### design/flow/design.v
module signed_mult_1_17 (out, a, b);
	output 	signed  [17:0]	out;
	input 	signed	[17:0] 	a;
	input 	signed	[17:0] 	b;
	wire 	signed	[35:0]	mult_out;
	assign mult_out = a * b;
	assign out = {mult_out[35], mult_out[33:17]};
endmodule
module OneNode(output signed [17:0] u_2_mid,    
	       input clock,		        
	       input reset,		        
	       input signed [17:0] u_hit_mid,   
	       input signed [17:0] u_1_right,   
	       input signed [17:0] u_1_left,     
	       input signed [17:0] u_1_up,      
	       input signed [17:0] u_1_down    
);  
    reg signed [17:0] u_0_mid_temp;		 
    reg signed [17:0] u_1_mid_temp, u_1_right_temp, u_1_left_temp, u_1_up_temp, u_1_down_temp; 
    wire signed [17:0] temp1,temp2, temp3, temp4;
    parameter [17:0] rho = (1<<17)/20; 
    parameter [17:0] eta = (999<<17)/1000;
    always @ (posedge clock) 
    begin
	if (reset == 0)
	begin
	    u_1_mid_temp = u_hit_mid; 
	    u_0_mid_temp = u_1_mid_temp; 
	    u_1_right_temp = 0; 
	    u_1_left_temp = 0;
	    u_1_up_temp = 0;
	    u_1_down_temp = 0;
   	end
        else
	begin
	    u_0_mid_temp = u_1_mid_temp;  
            u_1_mid_temp = u_2_mid;	   
	    u_1_right_temp = u_1_right;   
	    u_1_left_temp = u_1_left;	   
	    u_1_up_temp = u_1_up;         
	    u_1_down_temp = u_1_down;     
	end
    end
    assign  temp1 = u_1_up_temp + u_1_down_temp + u_1_right_temp + u_1_left_temp - (u_1_mid_temp<<<2);
    signed_mult_1_17 mult_1(.out(temp2),
			    .a(temp1),
                            .b(rho)); 
    assign  temp4 = temp2 + (u_1_mid_temp<<<1) - temp3;
    signed_mult_1_17 mult_2(.out(temp3),
			    .a(u_0_mid_temp),
                            .b(eta)); 
    signed_mult_1_17 mult_3(.out(u_2_mid),
			    .a(temp4),
                            .b(eta)); 
endmodule
module multNodes
#(parameter SIZE = 10)
(output signed [SIZE*SIZE*18-1:0] u_2_mid,    
 input clock,
 input reset,		        
 input signed [SIZE*SIZE*18-1:0] u_hit_mid,   
 input signed [SIZE*SIZE*18-1:0] u_1_right,   
 input signed [SIZE*SIZE*18-1:0] u_1_left,     
 input signed [SIZE*SIZE*18-1:0] u_1_up,      
 input signed [SIZE*SIZE*18-1:0] u_1_down     
);
    genvar i,j,k;
    generate
	for (k = 1; k < SIZE-1; k = k + 1) begin: side
		OneNode nodeUp(.u_2_mid(u_2_mid[(((0)*SIZE+(k))*18) +: 18]),
			       .clock(clock),
		               .reset(reset),
	                       .u_hit_mid(u_hit_mid[(((0)*SIZE+(k))*18) +: 18]),
	                       .u_1_right(u_1_right[(((0)*SIZE+(k+1))*18) +: 18]),
	                       .u_1_left(u_1_left[(((0)*SIZE+(k-1))*18) +: 18]),
	                       .u_1_up(18'sd0),
	       	               .u_1_down(u_1_down[(((1)*SIZE+(k))*18) +: 18]));
		OneNode nodeDown(.u_2_mid(u_2_mid[(((SIZE-1)*SIZE+(k))*18) +: 18]),
			         .clock(clock),
		                 .reset(reset),
	                         .u_hit_mid(u_hit_mid[(((SIZE-1)*SIZE+(k))*18) +: 18]),
	                         .u_1_right(u_1_right[(((SIZE-1)*SIZE+(k+1))*18) +: 18]),
	                         .u_1_left(u_1_left[(((SIZE-1)*SIZE+(k-1))*18) +: 18]),
	                         .u_1_up(u_1_up[(((SIZE-2)*SIZE+(k))*18) +: 18]),
	       	                 .u_1_down(18'sd0));
		OneNode nodeLeft(.u_2_mid(u_2_mid[(((k)*SIZE+(0))*18) +: 18]),
			         .clock(clock),
		                 .reset(reset),
	                         .u_hit_mid(u_hit_mid[(((k)*SIZE+(0))*18) +: 18]),
	                         .u_1_right(u_1_right[(((k)*SIZE+(1))*18) +: 18]),
	                         .u_1_left(18'sd0),
	                         .u_1_up(u_1_up[(((k-1)*SIZE+(0))*18) +: 18]),
	       	                 .u_1_down(u_1_down[(((k+1)*SIZE+(0))*18) +: 18]));
		OneNode nodeRight(.u_2_mid(u_2_mid[(((k)*SIZE+(SIZE-1))*18) +: 18]),
			         .clock(clock),
		                 .reset(reset),
	                         .u_hit_mid(u_hit_mid[(((k)*SIZE+(SIZE-1))*18) +: 18]),
	                         .u_1_right(18'sd0),
	                         .u_1_left(u_1_left[(((k)*SIZE+(SIZE-2))*18) +: 18]),
	                         .u_1_up(u_1_up[(((k+1)*SIZE+(SIZE-1))*18) +: 18]),
	       	                 .u_1_down(u_1_down[(((k-1)*SIZE+(SIZE-1))*18) +: 18]));
	end
    endgenerate
    generate
	for (k = 0; k < SIZE; k = k + 10) begin: corner
		OneNode UpLeftCorner(.u_2_mid(u_2_mid[(((0)*SIZE+(k))*18) +: 18]),
			             .clock(clock),
		                     .reset(reset),
	                             .u_hit_mid(u_hit_mid[(((0)*SIZE+(k))*18) +: 18]),
	                             .u_1_right(u_1_right[(((0)*SIZE+(k+1))*18) +: 18]),
	                             .u_1_left(18'sd0),
	                             .u_1_up(18'sd0),
	       	                     .u_1_down(u_1_down[(((1)*SIZE+(k))*18) +: 18]));
		OneNode UpRightCorner(.u_2_mid(u_2_mid[(((k)*SIZE+(SIZE-1))*18) +: 18]),
			             .clock(clock),
		                     .reset(reset),
	                             .u_hit_mid(u_hit_mid[(((k)*SIZE+(SIZE-1))*18) +: 18]),
	                             .u_1_right(18'sd0),
	                             .u_1_left(u_1_left[(((k)*SIZE+(SIZE-2))*18) +: 18]),
	                             .u_1_up(18'sd0),
	       	                     .u_1_down(u_1_down[(((k+1)*SIZE+(SIZE-1))*18) +: 18]));
		OneNode DownLeftCorner(.u_2_mid(u_2_mid[(((SIZE-1)*SIZE+(k))*18) +: 18]),
			               .clock(clock),
		                       .reset(reset),
	                               .u_hit_mid(u_hit_mid[(((SIZE-1)*SIZE+(k))*18) +: 18]),
	                               .u_1_right(u_1_right[(((SIZE-1)*SIZE+(k+1))*18) +: 18]),
	                               .u_1_left(18'sd0),
	                               .u_1_up(u_1_up[(((SIZE-2)*SIZE+(k))*18) +: 18]),
	       	                      .u_1_down(18'sd0));
		OneNode DownRightCorner(.u_2_mid(u_2_mid[(((SIZE-1)*SIZE+(SIZE-1))*18) +: 18]),
			                .clock(clock),
		                        .reset(reset),
	                                .u_hit_mid(u_hit_mid[(((SIZE-1)*SIZE+(SIZE-1))*18) +: 18]),
	                                .u_1_right(18'sd0),
	                                .u_1_left(u_1_left[(((SIZE-1)*SIZE+(SIZE-2))*18) +: 18]),
	                                .u_1_up(u_1_up[(((SIZE-2)*SIZE+(SIZE-1))*18) +: 18]),
	       	                        .u_1_down(18'sd0));
	end
    endgenerate
    generate
	for (i = 1; i < SIZE-1; i = i + 1) begin: row
	    for (j = 1; j < SIZE-1; j = j + 1) begin: col
		OneNode node(.u_2_mid(u_2_mid[(((i)*SIZE+(j))*18) +: 18]),
			     .clock(clock),
		             .reset(reset),
	                     .u_hit_mid(u_hit_mid[(((i)*SIZE+(j))*18) +: 18]),
	                     .u_1_right(u_1_right[(((i)*SIZE+(j+1))*18) +: 18]),
	                     .u_1_left(u_1_left[(((i)*SIZE+(j-1))*18) +: 18]),
	                     .u_1_up(u_1_up[(((i-1)*SIZE+(j))*18) +: 18]),
	       	             .u_1_down(u_1_down[(((i+1)*SIZE+(j))*18) +: 18]));
	    end
	end
    endgenerate
endmodule
module drum_grid
(input clock,
 input reset,                      
 input  [3*3*18-1:0] u_hit,        
 output [3*3*18-1:0] u_out         
);
    localparam SIZE = 3;
    wire signed [SIZE*SIZE*18-1:0] u_2_mid;
    multNodes #(.SIZE(SIZE)) grid(.u_2_mid(u_2_mid),
		  .clock(clock),
 	          .reset(reset),
 	          .u_hit_mid(u_hit),
 	          .u_1_right(u_2_mid),
 	          .u_1_left(u_2_mid),
 	          .u_1_up(u_2_mid),
 	          .u_1_down(u_2_mid));
    assign u_out = u_2_mid;
endmodule
### design/flow/run.sh
#!/bin/bash
# the make line also repeats each setting of config.mk as NAME=value (left out here)
make -C /OpenROAD-flow-scripts/flow DESIGN_CONFIG=/design/flow/config.mk WORK_HOME=/design/flow/orfs CLKGATE_MAP_FILE= finish
### design/flow/config.mk
export PLATFORM = sky130hd
export DESIGN_NAME = drum_grid
export DESIGN_NICKNAME = drum_grid
export VERILOG_FILES = /design/flow/design.v
export SDC_FILE = /design/flow/constraint.sdc
export NUM_CORES = 4
export LEC_CHECK = 0
export CAP_MARGIN = 20
export CORE_MARGIN = 2
export CORE_UTILIZATION = 71
export SETUP_SLACK_MARGIN = 4.26
export SLEW_MARGIN = 20
### design/flow/constraint.sdc
create_clock -name core_clock -period 14.2 [get_ports {clock}]
set_input_delay 2.8400 -clock core_clock [delete_from_list [all_inputs] [get_ports {clock}]]
set_output_delay 2.8400 -clock core_clock [all_outputs]
set_load 0.01 [all_outputs]
==> flow_metrics.py, run 1 <==
# Auto-generated metrics
metrics = {
    "outcome": {
        "status": "stopped before the end",
        "stop_stage": "global routing (5_1_grt)",
        "error": "[ERROR GRT-0232] Routing congestion too high. Check the congestion heatmap in the GUI.",
    },
    "yosys": {
        "ys_sh_mux_pct": 1.08,
        "syn_inst": 19700,
        "yosysTopAreaCell": "fa_1",
        "flop_cell": "dfxtp_1",
        "synth_area_per_cell_um2": 9.90,
        "synthAoiAreaFrac_pct": 6.44,
        "synth_warnings": 1,
        "syn-num-nets": 27300,
        "adder_share_pct": 64.8,
        "ys_cells": 19700,
        "yosys-top-cells-area": "fa_1 (44%), ha_1 (21%), inv_1 (12%)",
        "yosys_area_mm2": 0.195,
        "yosysUniqueCellTypes": 107,
        "synth_top_cell_by_count": "inv_1",
        "seq_area_frac_synth_pct": 5.00,
        "synth_area_mm2": 0.195,
        "edf_count": 0,
        "xor_area_share_pct": 4.89,
        "top_area_share_pct": 44.2,
        "common_cells": "inv_1 (6226), fa_1 (4292), ha_1 (3215)",
        "ys_ff": 486,
        "simple_gate_share_pct": 5.43,
        "logic_family": "adder cells",
        "synthArstFlopShare_pct": 0,
    },
    "placed_design": {
        "numPortBuffers": 325,
        "dpl-instance-area_mm2": 0.242,
        "place_congestion": 1.05,
        "dp_cells": 28000,
        "place_hpwl_mm": 579,
    },
    "floorplan": {
        "fp.dieW_um": 527,
        "dieArea_mm2": 0.278,
        "rows": 192,
        "die_h_um": 527,
        "coreArea_mm2": 0.273,
        "fp_util_pct": 71.2,
        "io_pins": 326,
    },
    "clock_tree": {
        "clock_path_buffers": 4,
        "cts_sinks": 486,
        "cts_htree_levels": 3,
        "hold_buffers": 0,
        "clock-root-buffer": "clkbuf_16",
        "cts-buffers-inserted": 76,
    },
    "grt": {
        "grtUsageTotal_pct": 82.5,
        "grt_overflow_total": 1416,
    },
}
## metal layers
metal | GRT overflow | GRT usage [%]
met5 | 10 | 43.0
met4 | 502 | 87.2
met3 | 63 | 69.4
met2 | 814 | 97.9
met1 | 27 | 79.4
## repair_timing
| action | CTS |
|---|---|
| setup endpoints to repair | 486 |
| pin swaps | 415 |
| setup buffers | 200 |
| gates resized | 890 |
## through the flow
step,TNS [ns],util (%),worst slack (ns)
3_3_place_gp,-1006.94,88.6,-4.60
2_1_floorplan,-584.92,-,-3.98
3_5_place_dp,-1241.00,88.6,-5.19
4_1_cts,-1203.14,91.2,-5.36
==> run 2: changes to the inputs <==
SETUP_SLACK_MARGIN = default   (was 4.26)
clock period = 20.3 ns   (was 14.2 ns; I/O delays follow)
==> run 2 against run 1 <==
  * Now fails the layout checks on antenna rules, setup timing
  * Synthesized cell count is the same
  * Die area unchanged
  * Synthesized area unchanged
==> flow_metrics.py, run 2 <==
# Physical implementation metrics
metrics = {
    "placed_design": {
        "place_congestion": 1.03,
        "dp_cells": 25000,
        "numPortBuffers": 325,
        "place_hpwl_mm": 486,
        "dpl-instance-area_mm2": 0.214,
        "dp_slack_ns": -0.709,
    },
    "yosys": {
        "synth_warnings": 1,
        "logic_family": "adder cells",
        "seq_area_frac_synth_pct": 5.00,
        "simple_gate_share_pct": 5.43,
        "synthAoiAreaFrac_pct": 6.44,
        "adder_share_pct": 64.8,
        "synth_area_mm2": 0.195,
        "flop_cell": "dfxtp_1",
        "synth_top_cell_by_count": "inv_1",
        "synth_area_per_cell_um2": 9.90,
        "common_cells": "inv_1 (6226), fa_1 (4292), ha_1 (3215)",
        "ys_sh_mux_pct": 1.08,
        "syn-num-nets": 27300,
        "yosys_area_mm2": 0.195,
        "top_area_share_pct": 44.2,
        "ys_ff": 486,
        "synthArstFlopShare_pct": 0,
        "edf_count": 0,
        "yosysUniqueCellTypes": 107,
        "xor_area_share_pct": 4.89,
        "yosys-top-cells-area": "fa_1 (44%), ha_1 (21%), inv_1 (12%)",
        "syn_inst": 19700,
        "yosysTopAreaCell": "fa_1",
        "ys_cells": 19700,
    },
    "sta": {
        "whs_ns": 0.430,
        "period_used_pct": 102,
        "tightest_slew_ns": 1.23,
        "fmax_mhz": 48.2,
        "fin_ws_ns": -0.438,
        "fin_tns_setup_ns": -5.60,
        "hold_viol": 0,
        "clock_skew_ns": 0.0366,
        "final-max-slew-violation-count": 0,
        "finalSetupViolCount": 30,
        "finalCriticalPeriod_ns": 20.74,
        "rsz0062_at_grt": "yes",
        "max-slew-margin-rel_pct": 17.5,
    },
    "setup_path": {
        "r2r-start": "grid.side[1].nodeLeft.u_1_mid_temp[0]",
        "rrSetupSlack_ns": 3.80,
        "startpoint": "grid.side[1].nodeUp.u_1_mid_temp[0]",
        "worst-path-buf-inv": 15,
        "r2r_cells": 71,
        "slowest_stage": "fa_1",
        "crit_path_end_kind": "primary output",
        "crit_top_cell": "fa_1",
        "crit_type": "flip-flop to primary output",
        "cp.arrival_ns": 16.68,
        "crit_cells": 69,
        "crit_end": "u_out[35]",
        "slowest_delay_ns": 0.54,
        "cp_max_fo": 4,
        "regToRegEndpoint": "grid.corner[0].UpLeftCorner.u_1_down_temp[16]",
        "required_ns": 16.24,
        "path_delay_family": "adder cells",
        "cp-start-kind": "flip-flop",
    },
    "finish": {
        "fin_area_mm2": 0.228,
        "layout.nets": 29500,
        "layout.cells.non_filler": 25500,
        "area_delta_synth_final_pct": 17.0,
        "fin_util_pct": 83.3,
    },
    "floorplan": {
        "fp_util_pct": 71.2,
        "fp.dieW_um": 527,
        "dieArea_mm2": 0.278,
        "rows": 192,
        "coreArea_mm2": 0.273,
        "die_h_um": 527,
        "io_pins": 326,
    },
    "clock_tree": {
        "clkTransAtPathRegs_ns": 0.07,
        "cts_sinks": 486,
        "hold_buffers": 0,
        "cts_tree": "built",
        "clock_path_buffers": 3,
        "insertion_delay_ns": 0.72,
        "cts-buffers-inserted": 71,
        "cts_htree_levels": 3,
        "clock-root-buffer": "clkbuf_16",
    },
    "drt": {
        "avgRoutedWirePerCell_um": 22.4,
        "first_iter_violations": 10600,
        "vias": 144000,
        "ant_nets": 1,
        "drc_errors": 0,
        "wirelength_mm": 572,
        "firstDrtPassIters": 6,
        "avgViaCountPerCell": 5.64,
    },
    "flow_run": {
        "warning_count": 300,
        "cap_viol_max_count": 0,
    },
    "grt": {
        "antenna_found_initial": 44,
        "grt_max_degree": 126,
        "grtUsageTotal_pct": 40.9,
        "grt_pass1_wl_mm": 862,
        "grt_overflow_total": 0,
        "grt_pass1_vias": 154000,
    },
    "worst_hold_path": {
        "min-delay-path-class": "flip-flop to flip-flop",
        "hold_end": "grid.corner[0].DownRightCorner.u_0_mid_temp[17]",
        "hp-start": "grid.corner[0].DownRightCorner.u_1_mid_temp[17]",
        "hold_depth": 2,
    },
    "outcome": {
        "status": "complete, but fails checks",
        "so_faults": "antenna rules, setup timing",
    },
}
run 2: area by class of cell:
type,instances,area (um^2)
Clock inverter,39,473
Inverter,6235,23500
Fill cell,16000,45500
Clock buffer,89,2050
Tap cell,3589,4490
Multi-Input combinational cell,12800,169000
Timing Repair Buffer,2268,18200
Sequential cell,486,9800
Antenna cell,43,108
run 2: layer usage:
| layer | part of all wire, % | wire length (um) | global-route usage (%) | vias to the layer above |
|---|---|---|---|---|
| li1 | - | - | - | 63900 |
| met1 | 38 | 219000 | 53.6 | 72900 |
| met2 | 47 | 270000 | 66.0 | 5557 |
| met3 | 7.9 | 45300 | 6.91 | 1589 |
| met4 | 6.7 | 38400 | 20.7 | 20 |
| met5 | 0.022 | 126 | 0 | - |
run 2: timing repair:
action / 4_1_cts / 5_1_grt
pin swaps: 465 / 858
gates resized: 815 / 1226
buffers inserted: 140 / 235
endpoints found under the setup margin: 158 / 161
==> run 3: changes to the inputs <==
CTS_CLUSTER_DIAMETER = 257   (was default)
SETUP_SLACK_MARGIN = 5.0   (was default)
clock period = 17.3 ns   (was 20.3 ns; I/O delays follow)
==> run 3 against run 2 <==
  * First-iteration DRC count increased by 66%
  * Highest routed layer unchanged
  * Critical path type unchanged
  * Largest cell class unchanged
  * Fails layout checks on capacitance limit, slew limit, setup timing
  * Core utilization grew 7.9 points
  * Die area unchanged
  * Synthesized area is the same
  * Non-clock buffer count rose by 2413
  * Clock skew up 0.021 ns
  * Worst setup slack worse by 4.1 ns
  * Clock-buffer cell count fell by 1
==> flow_metrics.py, run 3 <==
# Physical implementation metrics
metrics = {
    "outcome": {
        "status": "complete, but fails checks",
        "so_faults": "capacitance limit, slew limit, setup timing",
    },
    "drt": {
        "first_iter_violations": 17600,
        "vias": 171000,
        "avgViaCountPerCell": 6.11,
        "drc_errors": 0,
        "firstDrtPassIters": 17,
        "ant_nets": 0,
        "avgRoutedWirePerCell_um": 26.5,
        "wirelength_mm": 739,
    },
    "grt": {
        "grt_overflow_total": 0,
        "grtUsageTotal_pct": 46.7,
        "grt_pass1_wl_mm": 984,
        "grt_max_degree": 67,
        "antenna_found_initial": 95,
        "grt_pass1_vias": 178000,
    },
    "yosys": {
        "syn-num-nets": 27300,
        "synth_area_mm2": 0.195,
        "synthAoiAreaFrac_pct": 6.44,
        "ys_cells": 19700,
        "ys_sh_mux_pct": 1.08,
        "top_area_share_pct": 44.2,
        "synth_area_per_cell_um2": 9.90,
        "syn_inst": 19700,
        "logic_family": "adder cells",
        "yosys_area_mm2": 0.195,
        "edf_count": 0,
        "yosysUniqueCellTypes": 107,
        "common_cells": "inv_1 (6226), fa_1 (4292), ha_1 (3215)",
        "synth_warnings": 1,
        "adder_share_pct": 64.8,
        "xor_area_share_pct": 4.89,
        "yosysTopAreaCell": "fa_1",
        "synthArstFlopShare_pct": 0,
        "synth_top_cell_by_count": "inv_1",
        "simple_gate_share_pct": 5.43,
        "yosys-top-cells-area": "fa_1 (44%), ha_1 (21%), inv_1 (12%)",
        "seq_area_frac_synth_pct": 5.00,
        "ys_ff": 486,
        "flop_cell": "dfxtp_1",
    },
    "clock_tree": {
        "insertion_delay_ns": 0.83,
        "hold_buffers": 0,
        "cts_htree_levels": 3,
        "cts_sinks": 486,
        "clock_path_buffers": 4,
        "cts_tree": "built",
        "cts-buffers-inserted": 75,
        "clkTransAtPathRegs_ns": 0.06,
        "clock-root-buffer": "clkbuf_16",
    },
    "flow_run": {
        "warning_count": 295,
        "cap_viol_max_count": 1,
    },
    "setup_path": {
        "crit_end": "u_out[107]",
        "crit_path_end_kind": "primary output",
        "path_delay_family": "adder cells",
        "r2r_cells": 68,
        "rrSetupSlack_ns": -0.79,
        "slowest_delay_ns": 0.79,
        "crit_top_cell": "fa_1",
        "r2r-start": "grid.side[1].nodeRight.u_1_down_temp[10]",
        "worst-path-buf-inv": 16,
        "startpoint": "grid.side[1].nodeRight.u_1_down_temp[10]",
        "crit_cells": 66,
        "crit_type": "flip-flop to primary output",
        "cp-start-kind": "flip-flop",
        "regToRegEndpoint": "grid.side[1].nodeRight.u_1_mid_temp[7]",
        "required_ns": 13.84,
        "slowest_stage": "xnor2_1",
        "cp_max_fo": 4,
        "cp.arrival_ns": 18.35,
    },
    "finish": {
        "layout.cells.non_filler": 28000,
        "layout.nets": 31900,
        "area_delta_synth_final_pct": 28.0,
    },
    "sta": {
        "hold_viol": 0,
        "finalSetupViolCount": 189,
        "rsz0062_at_grt": "yes",
        "clock_skew_ns": 0.0571,
        "fmax_mhz": 45.8,
        "period_used_pct": 126,
        "max-slew-margin-rel_pct": -30.2,
        "fin_ws_ns": -4.51,
        "tightest_slew_ns": 1.94,
        "finalCriticalPeriod_ns": 21.81,
        "final-max-slew-violation-count": 3,
    },
    "floorplan": {
        "coreArea_mm2": 0.273,
        "die_h_um": 527,
        "io_pins": 326,
        "dieArea_mm2": 0.278,
        "rows": 192,
        "fp.dieW_um": 527,
        "fp_util_pct": 71.2,
    },
    "placed_design": {
        "dp_slack_ns": -2.71,
        "numPortBuffers": 325,
        "place_hpwl_mm": 539,
        "dp_cells": 27400,
        "place_congestion": 1.07,
    },
    "worst_hold_path": {
        "hold_end": "grid.corner[0].UpLeftCorner.u_0_mid_temp[17]",
        "hp-start": "grid.corner[0].UpLeftCorner.u_1_mid_temp[17]",
        "min-delay-path-class": "flip-flop to flip-flop",
        "hold_depth": 2,
    },
}
==> run 3: layout make-up <==
class                   count  area, um^2
diodes                     50         125
clock buffers              88        2050
clock inverters            39         508
fillers                 10700       24000
inverters                6235       23500
multi-input cells       12800      171000
flip-flops and latches    486        9800
well taps                3589        4490
repair buffers           4681       37300
==> run 3: timing repair <==
item                                    CTS  global route
pin swaps                               420           682
gates resized                           900           967
buffers inserted                        177           238
endpoints found under the setup margin  486           486
==> run 3: per-stage QoR <==
step           hold slack (ns)  instance area [um^2]  util [%]  TNS, ns
2_1_floorplan            0.396                198000         -   -72.08
3_3_place_gp             0.405                236000      86.5  -237.77
3_5_place_dp             0.413                236000      86.5  -294.17
4_1_cts                  0.429                243000      89.0  -350.64
5_1_grt                  0.448                249000      91.2  -546.58
6_report                 0.437                249000      91.2  -489.34
==> run 3: metal layers <==
metal / up-vias / GRT usage, % / share of wire (%)
met2: 12900 / 74.5 / 44
li1: 68700 / - / -
met1: 83300 / 56.1 / 32
met4: 94 / 30.3 / 11
met3: 5803 / 12.5 / 13
met5: - / 0 / 0.11
==> run 4: changes to the inputs <==
CELL_PAD_IN_SITES_GLOBAL_PLACEMENT = 2   (was default)
CORE_ASPECT_RATIO = 1.4   (was default)
CORE_UTILIZATION = 39   (was 71)
CTS_CLUSTER_DIAMETER = default   (was 257)
CTS_CLUSTER_SIZE = 58   (was default)
MAX_ROUTING_LAYER = met5   (was default)
MIN_ROUTING_LAYER = met1   (was default)
PLACE_DENSITY = 0.46   (was default)
SETUP_SLACK_MARGIN = default   (was 5.0)
clock period = 20.8 ns   (was 17.3 ns; I/O delays follow)
==> run 4 against run 3 <==
  * Register-to-register slack gained 4.9 ns
  * Via count shrank 20%
  * Wire length shrank 12%
  * Largest cell class unchanged
  * Critical endpoint is now u_out[15]
  * Sequential share of layout area grew 0.21 points
  * Fails layout checks on setup timing
  * Synthesized cell count is the same
  * Cell count grew 4.2%
  * Critical path depth grew 2
==> flow_metrics.py, run 4 <==
# Physical implementation metrics
metrics = {
    "outcome": {
        "status": "complete, but fails checks",
        "so_faults": "setup timing",
    },
    "floorplan": {
        "rows": 306,
        "fp_util_pct": 39.2,
        "dieArea_mm2": 0.505,
        "fp.dieW_um": 601,
        "io_pins": 326,
        "die_h_um": 840,
        "coreArea_mm2": 0.497,
    },
    "yosys": {
        "yosys_area_mm2": 0.195,
        "ys_sh_mux_pct": 1.08,
        "logic_family": "adder cells",
        "synthArstFlopShare_pct": 0,
        "yosysUniqueCellTypes": 107,
        "ys_ff": 486,
        "synth_warnings": 1,
        "syn-num-nets": 27300,
        "common_cells": "inv_1 (6226), fa_1 (4292), ha_1 (3215)",
        "edf_count": 0,
        "seq_area_frac_synth_pct": 5.00,
        "syn_inst": 19700,
        "synth_top_cell_by_count": "inv_1",
        "ys_cells": 19700,
        "top_area_share_pct": 44.2,
        "synthAoiAreaFrac_pct": 6.44,
        "yosys-top-cells-area": "fa_1 (44%), ha_1 (21%), inv_1 (12%)",
        "synth_area_mm2": 0.195,
        "yosysTopAreaCell": "fa_1",
        "xor_area_share_pct": 4.89,
        "adder_share_pct": 64.8,
        "synth_area_per_cell_um2": 9.90,
        "flop_cell": "dfxtp_1",
        "simple_gate_share_pct": 5.43,
    },
    "sta": {
        "rsz0062_at_grt": "yes",
        "tightest_slew_ns": 1.14,
        "hold_viol": 0,
        "fmax_mhz": 47.3,
        "max-slew-margin-rel_pct": 23.7,
        "finalCriticalPeriod_ns": 21.16,
        "period_used_pct": 102,
        "final-max-slew-violation-count": 0,
        "fin_ws_ns": -0.360,
        "clock_skew_ns": 0.0630,
        "finalSetupViolCount": 7,
    },
    "drt": {
        "vias": 137000,
        "avgRoutedWirePerCell_um": 22.4,
        "dr_wl_met2_mm": 357,
        "firstDrtPassIters": 5,
        "drt-met1-wl_mm": 261,
        "ant_nets": 0,
        "first_iter_violations": 4530,
        "avgViaCountPerCell": 4.70,
        "drc_errors": 0,
        "wl_met3_mm": 13.8,
        "wirelength_mm": 653,
        "highest_layer": "met5",
    },
    "setup_path": {
        "crit_path_end_kind": "primary output",
        "cp.arrival_ns": 17.00,
        "crit_type": "flip-flop to primary output",
        "regToRegEndpoint": "grid.side[1].nodeLeft.u_1_up_temp[17]",
        "crit_end": "u_out[15]",
        "slowest_stage": "fa_1",
        "crit_cells": 68,
        "crit_top_cell": "fa_1",
        "slowest_delay_ns": 0.54,
        "required_ns": 16.64,
        "rrSetupSlack_ns": 4.12,
        "path_delay_family": "adder cells",
        "cp-start-kind": "flip-flop",
        "r2r_cells": 71,
        "startpoint": "grid.corner[0].UpLeftCorner.u_1_right_temp[6]",
        "cp_max_fo": 4,
        "worst-path-buf-inv": 18,
        "r2r-start": "grid.corner[0].UpLeftCorner.u_1_right_temp[6]",
    },
    "grt": {
        "antenna_found_initial": 59,
        "grt_pass1_vias": 155000,
        "grtUsageTotal_pct": 26.4,
        "grt_overflow_total": 0,
        "grt_max_degree": 63,
        "grt_pass1_wl_mm": 983,
    },
    "placed_design": {
        "numPortBuffers": 325,
        "place_hpwl_mm": 598,
        "dp_slack_ns": -1.36,
        "place_congestion": 0.923,
        "dpl-instance-area_mm2": 0.223,
    },
    "flow_run": {
        "cap_viol_max_count": 0,
        "warning_count": 293,
    },
    "clock_tree": {
        "clock_path_buffers": 4,
        "clock-root-buffer": "clkbuf_16",
        "insertion_delay_ns": 0.85,
        "cts_htree_levels": 3,
        "cts_sinks": 486,
        "clkTransAtPathRegs_ns": 0.07,
        "hold_buffers": 0,
        "cts_tree": "built",
        "cts-buffers-inserted": 78,
    },
    "finish": {
        "fin_area_mm2": 0.237,
        "area_delta_synth_final_pct": 21.6,
        "layout.nets": 30100,
    },
    "worst_hold_path": {
        "min-delay-path-class": "flip-flop to flip-flop",
        "hold_depth": 2,
        "hold_end": "grid.corner[0].UpLeftCorner.u_0_mid_temp[17]",
        "hp-start": "grid.corner[0].UpLeftCorner.u_1_mid_temp[17]",
    },
}
## run 4: timing repair
action,CTS,global route
setup endpoints to repair,156,156
setup buffers,151,197
pin swaps,468,814
resized,905,1228
## run 4: metrics by stage
stage	cells	hold WS, ns	utilization [%]	setup TNS [ns]
after global routing	29100	0.456	47.6	-21.27
after global placement	28700	0.406	44.9	-27.75
after floorplan	19700	0.396	-	0
after CTS	28900	0.436	46.3	-3.19
after detailed placement	28700	0.410	44.9	-28.14
final	29100	0.436	47.6	-1.01
## run 4: layout make-up
class	instances	area, um^2
antenna	24	60.1
clock buffer	90	2050
clock inverter	45	517
fill	48400	260000
inverter	6235	23500
multi-input combinational	12800	169000
sequential	486	9790
tap	6622	8290
timing repair buffer	2851	23300
## run 4: metal layers
layer,vias up,GRT usage (%)
met5,-,0
met4,38,7.04
met3,551,2.02
met2,1280,50.9
met1,70100,31.3
li1,65000,-
==> run 5: changes to the inputs <==
ABC_AREA = 1   (was default)
CELL_PAD_IN_SITES_GLOBAL_PLACEMENT = default   (was 2)
CORE_ASPECT_RATIO = default   (was 1.4)
CORE_UTILIZATION = 72   (was 39)
CTS_CLUSTER_SIZE = default   (was 58)
MAX_ROUTING_LAYER = default   (was met5)
MIN_ROUTING_LAYER = default   (was met1)
PLACE_DENSITY = 0.4   (was 0.46)
clock period = 10.1 ns   (was 20.8 ns; I/O delays follow)
==> run 5 against run 4 <==
  * The run now fails in global routing (5_1_grt)
  * Die area down 43%
  * Synthesized area up 4.4%
  * Synthesized cell count up 16%
==> flow_metrics.py, run 5 <==
# Auto-generated metrics
metrics = {
    "yosys": {
        "top_area_share_pct": 42.3,
        "synth_top_cell_by_count": "inv_1",
        "edf_count": 0,
        "yosysUniqueCellTypes": 67,
        "yosys-top-cells-area": "fa_1 (42%), ha_1 (20%), inv_1 (13%)",
        "adder_share_pct": 62.1,
        "common_cells": "inv_1 (7043), fa_1 (4292), ha_1 (3215)",
        "ys_sh_mux_pct": 0.0222,
        "synthArstFlopShare_pct": 0,
        "logic_family": "adder cells",
        "synthAoiAreaFrac_pct": 6.74,
        "synth_area_per_cell_um2": 8.89,
        "yosys_area_mm2": 0.203,
        "yosysTopAreaCell": "fa_1",
        "synth_warnings": 1,
        "flop_cell": "dfxtp_1",
        "syn_inst": 22800,
        "syn-num-nets": 30500,
        "xor_area_share_pct": 4.53,
        "seq_area_frac_synth_pct": 4.79,
        "simple_gate_share_pct": 8.52,
        "ys_ff": 486,
        "synth_area_mm2": 0.203,
        "ys_cells": 22800,
    },
    "floorplan": {
        "io_pins": 326,
        "die_h_um": 535,
        "fp.dieW_um": 535,
        "fp_util_pct": 72.2,
        "coreArea_mm2": 0.282,
        "rows": 195,
        "dieArea_mm2": 0.286,
    },
    "clock_tree": {
        "cts_sinks": 486,
        "hold_buffers": 0,
        "cts_htree_levels": 3,
        "cts-buffers-inserted": 71,
        "clock-root-buffer": "clkbuf_16",
        "clock_path_buffers": 3,
    },
    "placed_design": {
        "dp_cells": 31900,
        "place_hpwl_mm": 690,
        "numPortBuffers": 325,
        "place_congestion": 1.08,
    },
    "outcome": {
        "error": "[ERROR GRT-0116] Global routing finished with congestion. Check the congestion regions in the DRC Viewer.",
        "stop_stage": "global routing (5_1_grt)",
        "status": "stopped before the end",
    },
    "grt": {
        "grtUsageTotal_pct": 96.5,
        "grt_overflow_total": 13800,
    },
}
[run 5: layer usage]
metal | track usage, % | overflow
met1 | 89.4 | 403
met2 | 115 | 9660
met4 | 105 | 3279
met5 | 61.8 | 55
met3 | 82.5 | 411
[run 5: timing repair]
item | CTS
setup buffers | 252
resized | 1565
pin swaps | 761
endpoints found under the hold margin | 0
cloned | 0
setup endpoints to repair | 486
[run 5: through the flow]
| step | utilization (%) | instance area [um^2] | worst slack, ns | TNS (ns) |
|---|---|---|---|---|
| after CTS | 95.0 | 267000 | -7.36 | -2544.09 |
| after detailed placement | 91.1 | 257000 | -7.39 | -2593.32 |
| after global placement | 91.1 | 257000 | -6.84 | -2303.02 |
| after floorplan | - | 209000 | -6.03 | -1683.75 |
==> run 6: changes to the inputs <==
ABC_AREA = default   (was 1)
GPL_TIMING_DRIVEN = 1   (was default)
MAX_ROUTING_LAYER = met5   (was default)
PLACE_DENSITY = 0.65   (was 0.4)
SETUP_SLACK_MARGIN = 5.0   (was default)
TNS_END_PERCENT = 75   (was default)
clock period = 20.0 ns   (was 10.1 ns; I/O delays follow)
==> run 6 against run 5 <==
  * Now fails the layout checks on setup timing
  * Synthesized cell count down 14%
  * Synthesized area down 4.2%
  * Die area down 4.2%
==> flow_metrics.py, run 6 <==
# Physical implementation metrics
metrics = {
    "outcome": {
        "status": "complete, but fails checks",
        "so_faults": "setup timing",
    },
    "drt": {
        "firstDrtPassIters": 9,
        "drc_errors": 0,
        "vias": 153000,
        "ant_nets": 0,
        "wirelength_mm": 643,
        "first_iter_violations": 13600,
        "avgViaCountPerCell": 5.95,
        "avgRoutedWirePerCell_um": 25.0,
    },
    "clock_tree": {
        "cts_sinks": 486,
        "hold_buffers": 0,
        "insertion_delay_ns": 0.75,
        "clock_path_buffers": 3,
        "cts_tree": "built",
        "cts_htree_levels": 3,
        "clock-root-buffer": "clkbuf_16",
        "cts-buffers-inserted": 71,
        "clkTransAtPathRegs_ns": 0.06,
    },
    "yosys": {
        "synth_area_per_cell_um2": 9.90,
        "ys_ff": 486,
        "flop_cell": "dfxtp_1",
        "yosys_area_mm2": 0.195,
        "logic_family": "adder cells",
        "yosys-top-cells-area": "fa_1 (44%), ha_1 (21%), inv_1 (12%)",
        "simple_gate_share_pct": 5.43,
        "synthArstFlopShare_pct": 0,
        "synth_warnings": 1,
        "ys_sh_mux_pct": 1.08,
        "edf_count": 0,
        "syn-num-nets": 27300,
        "yosysUniqueCellTypes": 107,
        "yosysTopAreaCell": "fa_1",
        "top_area_share_pct": 44.2,
        "syn_inst": 19700,
        "ys_cells": 19700,
        "xor_area_share_pct": 4.89,
        "synthAoiAreaFrac_pct": 6.44,
        "synth_area_mm2": 0.195,
        "adder_share_pct": 64.8,
        "synth_top_cell_by_count": "inv_1",
        "common_cells": "inv_1 (6226), fa_1 (4292), ha_1 (3215)",
        "seq_area_frac_synth_pct": 5.00,
    },
    "setup_path": {
        "r2r-start": "grid.side[1].nodeRight.u_1_down_temp[2]",
        "rrSetupSlack_ns": 2.84,
        "startpoint": "grid.side[1].nodeDown.u_1_mid_temp[2]",
        "crit_end": "u_out[143]",
        "crit_top_cell": "fa_1",
        "crit_cells": 67,
        "slowest_delay_ns": 0.65,
        "cp_max_fo": 4,
        "cp-start-kind": "flip-flop",
        "required_ns": 16.00,
        "regToRegEndpoint": "grid.side[1].nodeUp.u_1_mid_temp[16]",
        "cp.arrival_ns": 17.51,
        "crit_path_end_kind": "primary output",
        "path_delay_family": "adder cells",
        "worst-path-buf-inv": 14,
        "r2r_cells": 77,
        "crit_type": "flip-flop to primary output",
        "slowest_stage": "fa_1",
    },
    "sta": {
        "finalSetupViolCount": 118,
        "fmax_mhz": 46.5,
        "clock_skew_ns": 0.0731,
        "rsz0062_at_grt": "yes",
        "fin_ws_ns": -1.51,
        "final-max-slew-violation-count": 0,
        "fin_tns_setup_ns": -70.91,
        "finalCriticalPeriod_ns": 21.51,
        "period_used_pct": 108,
        "hold_viol": 0,
        "max-slew-margin-rel_pct": 25.0,
        "tightest_slew_ns": 1.12,
    },
    "floorplan": {
        "coreArea_mm2": 0.268,
        "io_pins": 326,
        "fp_util_pct": 72.5,
        "fp.dieW_um": 524,
        "rows": 190,
        "dieArea_mm2": 0.274,
        "die_h_um": 524,
    },
    "placed_design": {
        "numPortBuffers": 325,
        "place_congestion": 1.04,
        "place_hpwl_mm": 494,
        "dpl-instance-area_mm2": 0.216,
        "dp_cells": 25000,
    },
    "grt": {
        "grt_pass1_wl_mm": 904,
        "grt_pass1_vias": 159000,
        "antenna_found_initial": 49,
        "grtUsageTotal_pct": 43.8,
        "grt_max_degree": 93,
        "grt_overflow_total": 0,
    },
    "worst_hold_path": {
        "min-delay-path-class": "flip-flop to flip-flop",
        "hp-start": "grid.corner[0].UpRightCorner.u_1_mid_temp[17]",
        "hold_end": "grid.corner[0].UpRightCorner.u_0_mid_temp[17]",
        "hold_depth": 1,
    },
    "finish": {
        "layout.cells.non_filler": 25700,
        "fin_util_pct": 86.6,
        "num-fill-cells": 13300,
        "layout.nets": 29800,
        "fin_area_mm2": 0.232,
        "area_delta_synth_final_pct": 19.4,
    },
    "flow_run": {
        "cap_viol_max_count": 0,
        "warning_count": 294,
    },
}
## run 6: repair_timing
item,4_1_cts,5_1_grt
pin swaps,530,671
setup buffers,303,292
setup endpoints to repair,482,486
cloned,0,0
resized,1285,1171
## run 6: routing by layer
layer	global-route usage, %	share of wire, %	wire [um]
met5	0	0.062	397
met4	22.9	8.3	53500
met3	11.3	11	71900
met2	68.5	45	291000
met1	56.6	35	226000
## run 6: cell type report
type / count / area, um^2 / share of cell area, %
multi-input cells: 12800 / 172000 / 73.9
inverters: 6235 / 23500 / 10.1
repair buffers: 2503 / 20400 / 8.78
flip-flops and latches: 486 / 9800 / 4.22
well taps: 3552 / 4440 / 1.91
clock buffers: 79 / 1830 / 0.787
clock inverters: 51 / 616 / 0.265
diodes: 30 / 75.1 / 0.0323
## run 6: metrics by stage
stage	hold slack, ns	setup slack [ns]
after global routing	0.484	-1.81
after floorplan	0.396	0.662
after detailed placement	0.446	-0.779
after global placement	0.439	-0.537
final	0.468	-1.51
after CTS	0.460	-0.438
==> run 7: changes to the inputs <==
CAP_MARGIN = 40   (was 20)
CORE_UTILIZATION = 71   (was 72)
GPL_TIMING_DRIVEN = default   (was 1)
MAX_ROUTING_LAYER = default   (was met5)
PLACE_DENSITY = default   (was 0.65)
SETUP_SLACK_MARGIN = -1.36   (was 5.0)
TNS_END_PERCENT = default   (was 75)
clock period = 17.7 ns   (was 20.0 ns; I/O delays follow)
==> run 7 against run 6 <==
  * Fails layout checks on capacitance limit, slew limit, setup timing
  * Synthesized area stayed put
  * Non-clock buffer count is 1952 higher
  * Critical endpoint is now u_out[89]
==> flow_metrics.py, run 7 <==
# Physical implementation metrics
metrics = {
    "yosys": {
        "syn-num-nets": 27300,
        "flop_cell": "dfxtp_1",
        "xor_area_share_pct": 4.89,
        "synth_warnings": 1,
        "ys_cells": 19700,
        "synth_top_cell_by_count": "inv_1",
        "adder_share_pct": 64.8,
        "yosys_area_mm2": 0.195,
        "yosys-top-cells-area": "fa_1 (44%), ha_1 (21%), inv_1 (12%)",
        "seq_area_frac_synth_pct": 5.00,
        "common_cells": "inv_1 (6226), fa_1 (4292), ha_1 (3215)",
        "ys_ff": 486,
        "edf_count": 0,
        "synth_area_per_cell_um2": 9.90,
        "syn_inst": 19700,
        "yosysTopAreaCell": "fa_1",
        "synthAoiAreaFrac_pct": 6.44,
        "simple_gate_share_pct": 5.43,
        "yosysUniqueCellTypes": 107,
        "synth_area_mm2": 0.195,
        "logic_family": "adder cells",
        "ys_sh_mux_pct": 1.08,
        "top_area_share_pct": 44.2,
        "synthArstFlopShare_pct": 0,
    },
    "setup_path": {
        "slowest_stage": "fa_1",
        "cp-start-kind": "flip-flop",
        "crit_path_end_kind": "primary output",
        "crit_type": "flip-flop to primary output",
        "crit_end": "u_out[89]",
        "cp_max_fo": 5,
        "required_ns": 14.16,
        "startpoint": "grid.row[1].col[1].node.u_1_mid_temp[0]",
        "regToRegEndpoint": "grid.row[1].col[1].node.u_1_mid_temp[16]",
        "worst-path-buf-inv": 16,
        "rrSetupSlack_ns": -0.47,
        "r2r_cells": 72,
        "crit_cells": 68,
        "r2r-start": "grid.row[1].col[1].node.u_1_mid_temp[0]",
        "slowest_delay_ns": 0.82,
        "crit_top_cell": "fa_1",
        "cp.arrival_ns": 18.23,
        "path_delay_family": "adder cells",
    },
    "sta": {
        "fmax_mhz": 45.9,
        "max-slew-margin-rel_pct": -1.31,
        "clock_skew_ns": 0.0538,
        "finalSetupViolCount": 177,
        "tightest_slew_ns": 1.50,
        "final-max-slew-violation-count": 2,
        "hold_viol": 0,
        "rsz0062_at_grt": "yes",
        "finalCriticalPeriod_ns": 21.77,
        "period_used_pct": 123,
        "fin_tns_setup_ns": -410.46,
        "whs_ns": 0.458,
        "fin_ws_ns": -4.07,
    },
    "placed_design": {
        "dpl-instance-area_mm2": 0.233,
        "place_hpwl_mm": 543,
        "place_congestion": 1.04,
        "dp_slack_ns": -2.78,
        "dp_cells": 27300,
        "numPortBuffers": 325,
    },
    "finish": {
        "num-fill-cells": 12200,
        "mi_logic_area_mm2": 0.167,
        "fin_area_mm2": 0.243,
        "area_delta_synth_final_pct": 24.8,
        "fin_util_pct": 88.9,
        "layout.cells.non_filler": 27700,
        "regArea_mm2": 0.00978,
        "layout.nets": 31700,
    },
    "drt": {
        "avgRoutedWirePerCell_um": 26.1,
        "ant_nets": 0,
        "avgViaCountPerCell": 6.05,
        "firstDrtPassIters": 14,
        "wirelength_mm": 722,
        "first_iter_violations": 17500,
        "drc_errors": 0,
        "vias": 168000,
    },
    "outcome": {
        "so_faults": "capacitance limit, slew limit, setup timing",
        "status": "complete, but fails checks",
    },
    "clock_tree": {
        "clock_path_buffers": 3,
        "cts_htree_levels": 3,
        "cts_tree": "built",
        "cts_sinks": 486,
        "clock-root-buffer": "clkbuf_16",
        "hold_buffers": 0,
        "clkTransAtPathRegs_ns": 0.08,
        "insertion_delay_ns": 0.76,
        "cts-buffers-inserted": 69,
    },
    "worst_hold_path": {
        "hp-start": "grid.side[1].nodeUp.u_1_mid_temp[17]",
        "hold_depth": 1,
        "hold_end": "grid.side[1].nodeUp.u_0_mid_temp[17]",
        "min-delay-path-class": "flip-flop to flip-flop",
    },
    "floorplan": {
        "dieArea_mm2": 0.278,
        "rows": 192,
        "die_h_um": 527,
        "fp.dieW_um": 527,
        "coreArea_mm2": 0.273,
        "io_pins": 326,
        "fp_util_pct": 71.2,
    },
    "flow_run": {
        "warning_count": 294,
        "cap_viol_max_count": 1,
    },
    "grt": {
        "antenna_found_initial": 80,
        "grt_pass1_vias": 180000,
        "grt_pass1_wl_mm": 1010,
        "grt_overflow_total": 0,
        "grtUsageTotal_pct": 48.2,
        "grt_max_degree": 97,
    },
}
## run 7: cell type report
cell class | count | share of cell area [%]
repair buffers | 4455 | 14.6
clock buffers | 84 | 0.785
flip-flops and latches | 486 | 4.03
clock inverters | 42 | 0.209
inverters | 6235 | 9.66
diodes | 39 | 0.0402
multi-input cells | 12800 | 68.9
well taps | 3589 | 1.85
## run 7: what timing repair did
item	CTS	global route
pin swaps	448	376
gates resized	883	623
setup buffers	176	122
setup endpoints to repair	162	162
## run 7: routing by layer
metal  share of wire, %  vias to the layer above  wire, um  global-route usage (%)
met1                 33                    81700    235000                    56.9
li1                   -                    68200         -                       -
met4                 11                       88     81300                    36.0
met2                 44                    12300    316000                    75.4
met5              0.098                        -       711                       0
met3                 12                     5344     89200                    13.4
==> run 8: changes to the inputs <==
CAP_MARGIN = 20   (was 40)
CORE_UTILIZATION = 72   (was 71)
GPL_TIMING_DRIVEN = 1   (was default)
MAX_ROUTING_LAYER = met5   (was default)
PLACE_DENSITY_LB_ADDON = 0.01   (was default)
SETUP_SLACK_MARGIN = default   (was -1.36)
TNS_END_PERCENT = 75   (was default)
clock period = 19.9 ns   (was 17.7 ns; I/O delays follow)
==> run 8 against run 7 <==
  * The layout fails its checks (setup timing)
  * Synthesized cell count stayed put
  * Largest cell class unchanged
  * Sequential share of layout area up 0.11 points
  * Die area shrank 1.4%
==> flow_metrics.py, run 8 <==
# Physical implementation metrics
metrics = {
    "floorplan": {
        "fp_util_pct": 72.5,
        "io_pins": 326,
        "coreArea_mm2": 0.268,
        "die_h_um": 524,
        "rows": 190,
        "dieArea_mm2": 0.274,
        "fp.dieW_um": 524,
    },
    "grt": {
        "grt_pass1_wl_mm": 938,
        "grt_pass1_vias": 169000,
        "antenna_found_initial": 60,
        "grtUsageTotal_pct": 45.3,
        "grt_max_degree": 100,
        "grt_overflow_total": 0,
    },
    "setup_path": {
        "startpoint": "grid.corner[0].UpLeftCorner.u_1_right_temp[2]",
        "cp.arrival_ns": 17.63,
        "regToRegEndpoint": "grid.side[1].nodeLeft.u_1_up_temp[17]",
        "r2r-start": "grid.corner[0].UpLeftCorner.u_1_right_temp[2]",
        "cp_max_fo": 4,
        "r2r_cells": 74,
        "crit_end": "u_out[15]",
        "crit_top_cell": "fa_1",
        "cp-start-kind": "flip-flop",
        "slowest_delay_ns": 0.57,
        "crit_cells": 69,
        "rrSetupSlack_ns": 2.50,
        "worst-path-buf-inv": 19,
        "crit_type": "flip-flop to primary output",
        "slowest_stage": "fa_1",
        "path_delay_family": "adder cells",
        "crit_path_end_kind": "primary output",
        "required_ns": 15.92,
    },
    "outcome": {
        "so_faults": "setup timing",
        "status": "complete, but fails checks",
    },
    "drt": {
        "avgViaCountPerCell": 5.95,
        "ant_nets": 0,
        "firstDrtPassIters": 9,
        "vias": 158000,
        "first_iter_violations": 14400,
        "wirelength_mm": 664,
        "avgRoutedWirePerCell_um": 25.0,
        "drc_errors": 0,
    },
    "yosys": {
        "synth_area_per_cell_um2": 9.90,
        "ys_cells": 19700,
        "synthArstFlopShare_pct": 0,
        "adder_share_pct": 64.8,
        "top_area_share_pct": 44.2,
        "seq_area_frac_synth_pct": 5.00,
        "edf_count": 0,
        "ys_sh_mux_pct": 1.08,
        "common_cells": "inv_1 (6226), fa_1 (4292), ha_1 (3215)",
        "synth_warnings": 1,
        "simple_gate_share_pct": 5.43,
        "yosys-top-cells-area": "fa_1 (44%), ha_1 (21%), inv_1 (12%)",
        "yosys_area_mm2": 0.195,
        "logic_family": "adder cells",
        "syn_inst": 19700,
        "synth_top_cell_by_count": "inv_1",
        "synthAoiAreaFrac_pct": 6.44,
        "syn-num-nets": 27300,
        "synth_area_mm2": 0.195,
        "yosysUniqueCellTypes": 107,
        "ys_ff": 486,
        "xor_area_share_pct": 4.89,
        "flop_cell": "dfxtp_1",
        "yosysTopAreaCell": "fa_1",
    },
    "finish": {
        "num-fill-cells": 12300,
        "layout.nets": 30600,
        "fin_area_mm2": 0.237,
        "mi_logic_area_mm2": 0.170,
        "regArea_mm2": 0.00982,
        "layout.cells.non_filler": 26500,
        "fin_util_pct": 88.4,
        "area_delta_synth_final_pct": 22.0,
    },
    "clock_tree": {
        "cts_htree_levels": 3,
        "insertion_delay_ns": 0.88,
        "clock-root-buffer": "clkbuf_16",
        "clock_path_buffers": 4,
        "cts_tree": "built",
        "cts-buffers-inserted": 79,
        "hold_buffers": 0,
        "clkTransAtPathRegs_ns": 0.07,
        "cts_sinks": 486,
    },
    "placed_design": {
        "dp_cells": 25900,
        "place_congestion": 1.01,
        "numPortBuffers": 325,
        "dp_slack_ns": -1.16,
        "place_hpwl_mm": 505,
        "dpl-instance-area_mm2": 0.221,
    },
    "worst_hold_path": {
        "min-delay-path-class": "flip-flop to flip-flop",
        "hold_end": "grid.side[1].nodeDown.u_0_mid_temp[17]",
        "hold_depth": 1,
        "hp-start": "grid.side[1].nodeDown.u_1_mid_temp[17]",
    },
    "sta": {
        "fmax_mhz": 46.3,
        "tightest_slew_ns": 1.42,
        "whs_ns": 0.452,
        "max-slew-margin-rel_pct": 5.01,
        "finalCriticalPeriod_ns": 21.61,
        "clock_skew_ns": 0.0802,
        "fin_ws_ns": -1.71,
        "period_used_pct": 109,
        "rsz0062_at_grt": "yes",
        "hold_viol": 0,
        "final-max-slew-violation-count": 0,
        "finalSetupViolCount": 140,
    },
    "flow_run": {
        "warning_count": 294,
        "cap_viol_max_count": 0,
    },
}
==> run 8: what timing repair did <==
action                     4_1_cts  5_1_grt
setup endpoints to repair      161      162
pin swaps                      699      678
gates resized                 1572      948
buffers inserted               318      246
==> run 8: metrics by stage <==
step / TNS (ns)
after global placement: -28.06
after detailed placement: -63.32
after CTS: -20.47
final: -91.56
after floorplan: -0.0300
after global routing: -158.81
==> run 8: final cells by class <==
class / instances / area share (%)
multi-input combinational: 12800 / 71.8
tap: 3552 / 1.87
sequential: 486 / 4.14
antenna: 41 / 0.0432
clock buffer: 93 / 0.898
inverter: 6235 / 9.89
timing repair buffer: 3297 / 11.2
clock inverter: 44 / 0.222
==> run 8: layer usage <==
layer  vias up  wire length [um]  global-route usage, %
met5         -               466                      0
met2      9753            303000                   72.1
met4        48             67100                   31.2
met3      3821             70000                   10.8
li1      65900                 -                      -
met1     78300            224000                   54.9
==> run 9: changes to the inputs <==
ABC_AREA = 1   (was default)
CORE_ASPECT_RATIO = 0.8   (was default)
CORE_MARGIN = 7   (was 2)
CORE_UTILIZATION = 22   (was 72)
MAX_ROUTING_LAYER = met4   (was met5)
MIN_ROUTING_LAYER = met1   (was default)
PLACE_DENSITY_LB_ADDON = 0.24   (was 0.01)
SETUP_SLACK_MARGIN = 1.58   (was default)
SLEW_MARGIN = 30   (was 20)
TNS_END_PERCENT = default   (was 75)
clock period = 18.2 ns   (was 19.9 ns; I/O delays follow)
==> run 9 against run 8 <==
  * Wire length increased by 14%
  * Synthesized cell count grew 16%
  * Non-clock buffer count rose by 1061
  * Global-route usage down 29 points
  * Sequential share of layout area down 0.53 points
  * The layout still fails its checks (setup timing)
  * Worst setup slack gained 0.85 ns
  * Critical path depth fell by 2
  * Synthesized area increased by 4.4%
  * First-iteration DRC count decreased by 43%
  * Sequential cell count did not move
  * Via count up 1.7%
==> flow_metrics.py, run 9 <==
# Physical implementation metrics
metrics = {
    "floorplan": {
        "fp.dieW_mm": 1.09,
        "io_pins": 326,
        "die_h_um": 874,
        "rows": 315,
        "fp_util_pct": 22.1,
        "dieArea_mm2": 0.951,
        "coreArea_mm2": 0.920,
    },
    "setup_path": {
        "crit_path_end_kind": "primary output",
        "regToRegEndpoint": "grid.side[1].nodeLeft.u_1_up_temp[17]",
        "cp_max_fo": 4,
        "crit_type": "flip-flop to primary output",
        "worst-path-buf-inv": 21,
        "r2r-start": "grid.corner[0].UpLeftCorner.u_1_right_temp[4]",
        "startpoint": "grid.side[1].nodeLeft.u_1_down_temp[5]",
        "crit_top_cell": "fa_1",
        "crit_cells": 67,
        "slowest_stage": "fa_2",
        "path_delay_family": "adder cells",
        "slowest_delay_ns": 0.60,
        "r2r_cells": 105,
        "crit_end": "u_out[137]",
        "rrSetupSlack_ns": -0.24,
        "cp-start-kind": "flip-flop",
        "required_ns": 14.56,
        "cp.arrival_ns": 15.42,
    },
    "clock_tree": {
        "cts_htree_levels": 3,
        "clkTransAtPathRegs_ns": 0.06,
        "insertion_delay_ns": 0.86,
        "cts_tree": "built",
        "cts-buffers-inserted": 81,
        "clock-root-buffer": "clkbuf_16",
        "clock_path_buffers": 4,
        "cts_sinks": 486,
    },
    "yosys": {
        "syn-num-nets": 30500,
        "flop_cell": "dfxtp_1",
        "synth_area_mm2": 0.203,
        "synth_warnings": 1,
        "top_area_share_pct": 42.3,
        "yosys-top-cells-area": "fa_1 (42%), ha_1 (20%), inv_1 (13%)",
        "ys_ff": 486,
        "ys_cells": 22800,
        "adder_share_pct": 62.1,
        "yosys_area_mm2": 0.203,
        "synth_top_cell_by_count": "inv_1",
        "xor_area_share_pct": 4.53,
        "edf_count": 0,
        "seq_area_frac_synth_pct": 4.79,
        "synth_area_per_cell_um2": 8.89,
        "common_cells": "inv_1 (7043), fa_1 (4292), ha_1 (3215)",
        "logic_family": "adder cells",
        "simple_gate_share_pct": 8.52,
        "synthAoiAreaFrac_pct": 6.74,
        "syn_inst": 22800,
        "yosysUniqueCellTypes": 67,
        "ys_sh_mux_pct": 0.0222,
        "synthArstFlopShare_pct": 0,
        "yosysTopAreaCell": "fa_1",
    },
    "finish": {
        "fin_util_pct": 29.6,
        "area_delta_synth_final_pct": 33.8,
        "layout.nets": 34800,
        "layout.cells.non_filler": 39400,
    },
    "sta": {
        "period_used_pct": 105,
        "whs_ns": 0.427,
        "finalCriticalPeriod_ns": 19.06,
        "fmax_mhz": 52.5,
        "hold_viol": 0,
        "fin_ws_ns": -0.856,
        "clock_skew_ns": 0.132,
        "rsz0062_at_grt": "yes",
        "max-slew-margin-rel_pct": 37.3,
        "tightest_slew_ns": 0.937,
        "finalSetupViolCount": 156,
        "final-max-slew-violation-count": 0,
    },
    "worst_hold_path": {
        "hold_end": "grid.side[1].nodeDown.u_0_mid_temp[17]",
        "hold_depth": 2,
        "hp-start": "grid.side[1].nodeDown.u_1_mid_temp[17]",
        "min-delay-path-class": "flip-flop to flip-flop",
    },
    "grt": {
        "grtUsageTotal_pct": 16.2,
        "grt_overflow_total": 0,
        "grt_pass1_wl_mm": 1120,
        "grt_max_degree": 129,
        "antenna_found_initial": 33,
        "grt_pass1_vias": 171000,
    },
    "drt": {
        "ant_nets": 0,
        "drc_errors": 0,
        "vias": 160000,
        "wirelength_mm": 754,
        "firstDrtPassIters": 7,
        "first_iter_violations": 8243,
        "avgRoutedWirePerCell_um": 19.1,
        "avgViaCountPerCell": 4.07,
    },
    "placed_design": {
        "dp_slack_ns": -1.06,
        "place_congestion": 0.920,
        "place_hpwl_mm": 691,
        "numPortBuffers": 325,
        "dp_cells": 38800,
    },
    "flow_run": {
        "cap_viol_max_count": 0,
        "warning_count": 300,
    },
    "outcome": {
        "so_faults": "setup timing",
        "status": "complete, but fails checks",
    },
}
-- run 9: repair_timing --
item | CTS | global route
setup buffers | 207 | 265
pin swaps | 401 | 860
setup endpoints to repair | 162 | 164
gates resized | 1100 | 1982
hold buffers | 0 | 0
-- run 9: metrics by stage --
stage / TNS, ns / area [um^2]
floorplan: 0 / 206000
global placement: -71.63 / 252000
detailed placement: -72.48 / 252000
CTS: -122.41 / 261000
global route: -160.27 / 272000
finish: -61.00 / 272000
-- run 9: layout make-up --
cell class,instances,area (um^2)
Clock inverter,41,548
Sequential cell,486,9820
Multi-Input combinational cell,15200,182000
Timing Repair Buffer,4358,35600
Tap cell,12200,15300
Fill cell,97800,648000
Antenna cell,33,82.6
Inverter,7052,26600
Clock buffer,102,2270
-- run 9: routing by layer --
layer,GRT usage [%],routed length (um),up-vias
li1,-,-,77100
met1,23.2,371000,80700
met2,25.1,339000,2376
met3,1.67,29400,339
met4,2.32,15300,0
met5,-,0,-
==> run 10: changes to the inputs <==
ABC_AREA = default   (was 1)
CAP_MARGIN = 35   (was 20)
CORE_ASPECT_RATIO = default   (was 0.8)
CORE_MARGIN = 2   (was 7)
CORE_UTILIZATION = 72   (was 22)
CTS_CLUSTER_DIAMETER = 331   (was default)
CTS_CLUSTER_SIZE = 98   (was default)
GPL_TIMING_DRIVEN = default   (was 1)
MAX_ROUTING_LAYER = default   (was met4)
MIN_ROUTING_LAYER = default   (was met1)
PLACE_DENSITY_LB_ADDON = 0.09   (was 0.24)
SETUP_SLACK_MARGIN = default   (was 1.58)
SLEW_MARGIN = 20   (was 30)
TNS_END_PERCENT = 15   (was default)
clock period = 15.7 ns   (was 18.2 ns; I/O delays follow)
==> run 10 against run 9 <==
  * The flow now stops in global routing (5_1_grt)
  * Die area shrank 71%
  * Synthesized cell count shrank 14%
  * Synthesized area shrank 4.2%
==> flow_metrics.py, run 10 <==
# Auto-generated metrics
metrics = {
    "outcome": {
        "status": "stopped before the end",
        "stop_stage": "global routing (5_1_grt)",
        "error": "[ERROR GRT-0232] Routing congestion too high. Check the congestion heatmap in the GUI.",
    },
    "clock_tree": {
        "cts_sinks": 486,
        "cts_htree_levels": 1,
        "clock-root-buffer": "clkbuf_16",
        "cts-buffers-inserted": 10,
        "clock_path_buffers": 3,
    },
    "placed_design": {
        "numPortBuffers": 325,
        "place_hpwl_mm": 593,
        "dp_slack_ns": -4.45,
        "dpl-instance-area_mm2": 0.239,
        "place_congestion": 1.06,
    },
    "floorplan": {
        "coreArea_mm2": 0.268,
        "fp.dieW_um": 524,
        "die_h_um": 524,
        "dieArea_mm2": 0.274,
        "rows": 190,
        "io_pins": 326,
        "fp_util_pct": 72.5,
    },
    "yosys": {
        "seq_area_frac_synth_pct": 5.00,
        "syn-num-nets": 27300,
        "synth_warnings": 1,
        "yosysTopAreaCell": "fa_1",
        "yosys_area_mm2": 0.195,
        "synthArstFlopShare_pct": 0,
        "common_cells": "inv_1 (6226), fa_1 (4292), ha_1 (3215)",
        "yosysUniqueCellTypes": 107,
        "synth_top_cell_by_count": "inv_1",
        "xor_area_share_pct": 4.89,
        "top_area_share_pct": 44.2,
        "adder_share_pct": 64.8,
        "flop_cell": "dfxtp_1",
        "synthAoiAreaFrac_pct": 6.44,
        "synth_area_per_cell_um2": 9.90,
        "yosys-top-cells-area": "fa_1 (44%), ha_1 (21%), inv_1 (12%)",
        "simple_gate_share_pct": 5.43,
        "synth_area_mm2": 0.195,
        "logic_family": "adder cells",
        "ys_cells": 19700,
        "syn_inst": 19700,
        "ys_ff": 486,
        "edf_count": 0,
        "ys_sh_mux_pct": 1.08,
    },
    "grt": {
        "grt_overflow_total": 2223,
        "grtUsageTotal_pct": 83.7,
    },
}
==> run 10: per-layer routing <==
metal	GRT usage (%)	overflow
met1	82.0	179
met2	97.0	1112
met3	72.4	232
met4	84.6	679
met5	52.8	21
==> run 10: through the flow <==
step           hold WS, ns  cells  util, %  setup TNS (ns)
2_1_floorplan        0.396  19700        -         -307.14
3_5_place_dp         0.420  27900     89.1         -715.64
4_1_cts              0.454  28100     90.3         -656.10
3_3_place_gp         0.411  27900     89.1         -510.42
==> run 10: timing repair <==
action	4_1_cts
setup endpoints to repair	459
pin swaps	336
hold buffers	0
resized	638
cloned	0
setup buffers	111
